==> flow/design.v (excerpt) <==
module  SOBEL(clk,reset,busy,ready,iaddr,idata,cdata_rd,cdata_wr,caddr_rd,caddr_wr,cwr,crd,csel	);
Size: about 1,800 cells after synthesis, ~160 flip-flops, about 81 I/O pins, about 0.013 mm2 of cells after synthesis.
Settings: LEC_CHECK=0, ABC_AREA=1, CAP_MARGIN=20, CORE_MARGIN=2, CORE_UTILIZATION=70, SETUP_SLACK_MARGIN=1.79, SLEW_MARGIN=20; clock period 9.75 ns.
run.sh (not shown) runs the stock make flow with config.mk's settings and CLKGATE_MAP_FILE=.
The starting point reached the layout checks and failed them: setup timing.
Rerun with:
Settings changed: ABC_AREA 1 to not set, CORE_UTILIZATION 70 to 59, SETUP_SLACK_MARGIN 1.79 to not set.
Clock period 9.75 ns to 5.18 ns, I/O delays scaled along.
After rerunning: The new run finished but failed the layout checks on setup timing; cell area rises by 0.96%; fmax rises by about 24%; sequential share of layout area falls by 0.42 points.
Rerun with:
Settings changed: CORE_UTILIZATION 59 to 61, SETUP_SLACK_MARGIN set to 1.79.
Clock period 5.18 ns to 6.92 ns, I/O delays scaled along.
The changed run finished but failed the layout checks on setup timing.
Wire length climbs by 2.0%.
Non-clock buffer count drops by 29.
Critical path depth drops by 9.
Final cell count drops by 1.7%.
Sequential share of layout area climbs by 0.41 points.
Rerun with:
Settings changed: CORE_UTILIZATION 61 to 72, PLACE_DENSITY set to 0.81, SETUP_SLACK_MARGIN 1.79 to not set.
Clock period 6.92 ns to 8.66 ns, I/O delays scaled along.
Outcome: The new run completed and failed the layout checks on setup timing. Design area falls by 4.4%. First-iteration DRC count rises by 100%. Global-route usage is higher by 12 points. Flip-flop count is unchanged. Routed wire length rose by 21%. Setup slack improved by 0.98 ns.

* * *

== alpha ==
SOBEL again, from the RTL that the note above started with.
Settings: LEC_CHECK=0, ABC_AREA=1, CAP_MARGIN=0, CELL_PAD_IN_SITES_DETAIL_PLACEMENT=1, CELL_PAD_IN_SITES_GLOBAL_PLACEMENT=0, CORE_MARGIN=2, CORE_UTILIZATION=40, CTS_CLUSTER_DIAMETER=300, GPL_TIMING_DRIVEN=1, MAX_ROUTING_LAYER=met4, MIN_ROUTING_LAYER=met2, PLACE_DENSITY_LB_ADDON=0.28, SETUP_SLACK_MARGIN=2.82, SLEW_MARGIN=35, TNS_END_PERCENT=90; clock period 9.6 ns.
In the summary table, alpha is marked failed, with error GRT-0232 raised in global routing (5_1_grt).
Changes in beta relative to alpha:
Settings: clearing TNS_END_PERCENT, which used to be 90; clearing SETUP_SLACK_MARGIN, which used to be 2.82; putting CTS_CLUSTER_SIZE at 95 where nothing was set; clearing CELL_PAD_IN_SITES_DETAIL_PLACEMENT, which used to be 1; swapping 35 for 20 in SLEW_MARGIN; clearing MIN_ROUTING_LAYER, which used to be met2; clearing MAX_ROUTING_LAYER, which used to be met4; swapping 0 for 20 in CAP_MARGIN; clearing CELL_PAD_IN_SITES_GLOBAL_PLACEMENT, which used to be 0; clearing GPL_TIMING_DRIVEN, which used to be 1; clearing ABC_AREA, which used to be 1; clearing PLACE_DENSITY_LB_ADDON, which used to be 0.28; putting PLACE_DENSITY at 0.35 where nothing was set; swapping 300 for 393 in CTS_CLUSTER_DIAMETER.
Notes after the runs:
beta has completed all stages; timing, DRC and antenna checks passed.
Chip area estimate from yosys synthesis: higher on alpha
Higher cell area after placement goes to alpha over beta.
Relative to alpha, post-synthesis share of cell area spent on xor and xnor gates has gone up in beta.
[beta] count of placed standard cells including taps fell about 13% relative to alpha
Side by side, netlist area before placement turned out lower in beta than in alpha.
Input-level comparison between gamma and beta:
Settings: CTS_CLUSTER_DIAMETER changed from 393 to 308; CORE_MARGIN changed from 2 to 6; PLACE_DENSITY removed (was 0.35); CORE_UTILIZATION changed from 40 to 59; CTS_CLUSTER_SIZE changed from 95 to 100; TNS_END_PERCENT newly set to 15; CORE_ASPECT_RATIO newly set to 1.4.
==> results <==
The final non-filler cell total of gamma falls short of that of beta by 157.
gamma vs beta — total buffers and inverters traversed by the critical path rose 4.
Relative to beta, post-route fraction of the period consumed by the critical path decreased by 1.3 points in gamma.
> inputs changed (gamma -> delta)
Settings: CTS_CLUSTER_DIAMETER now 203, was 308; CORE_UTILIZATION now 26, was 59; SLEW_MARGIN now 25, was 20; CORE_MARGIN now 9, was 6; CORE_ASPECT_RATIO now 0.93, was 1.4; TNS_END_PERCENT no longer set, was 15; CTS_CLUSTER_SIZE no longer set, was 100.
==> results <==
The sequential share of cell area in delta sits 0.66 points below the value recorded for gamma. Looking only at buffer count excluding the clock tree in the final layout, and setting everything else aside, the lower value of delta and gamma goes to delta. Looking at final period demand of the worst path, delta sits above gamma. gamma has a higher met1 track utilization from global routing than delta. On worst hold slack, gamma loses to delta. Utilization gamma -> delta: down.
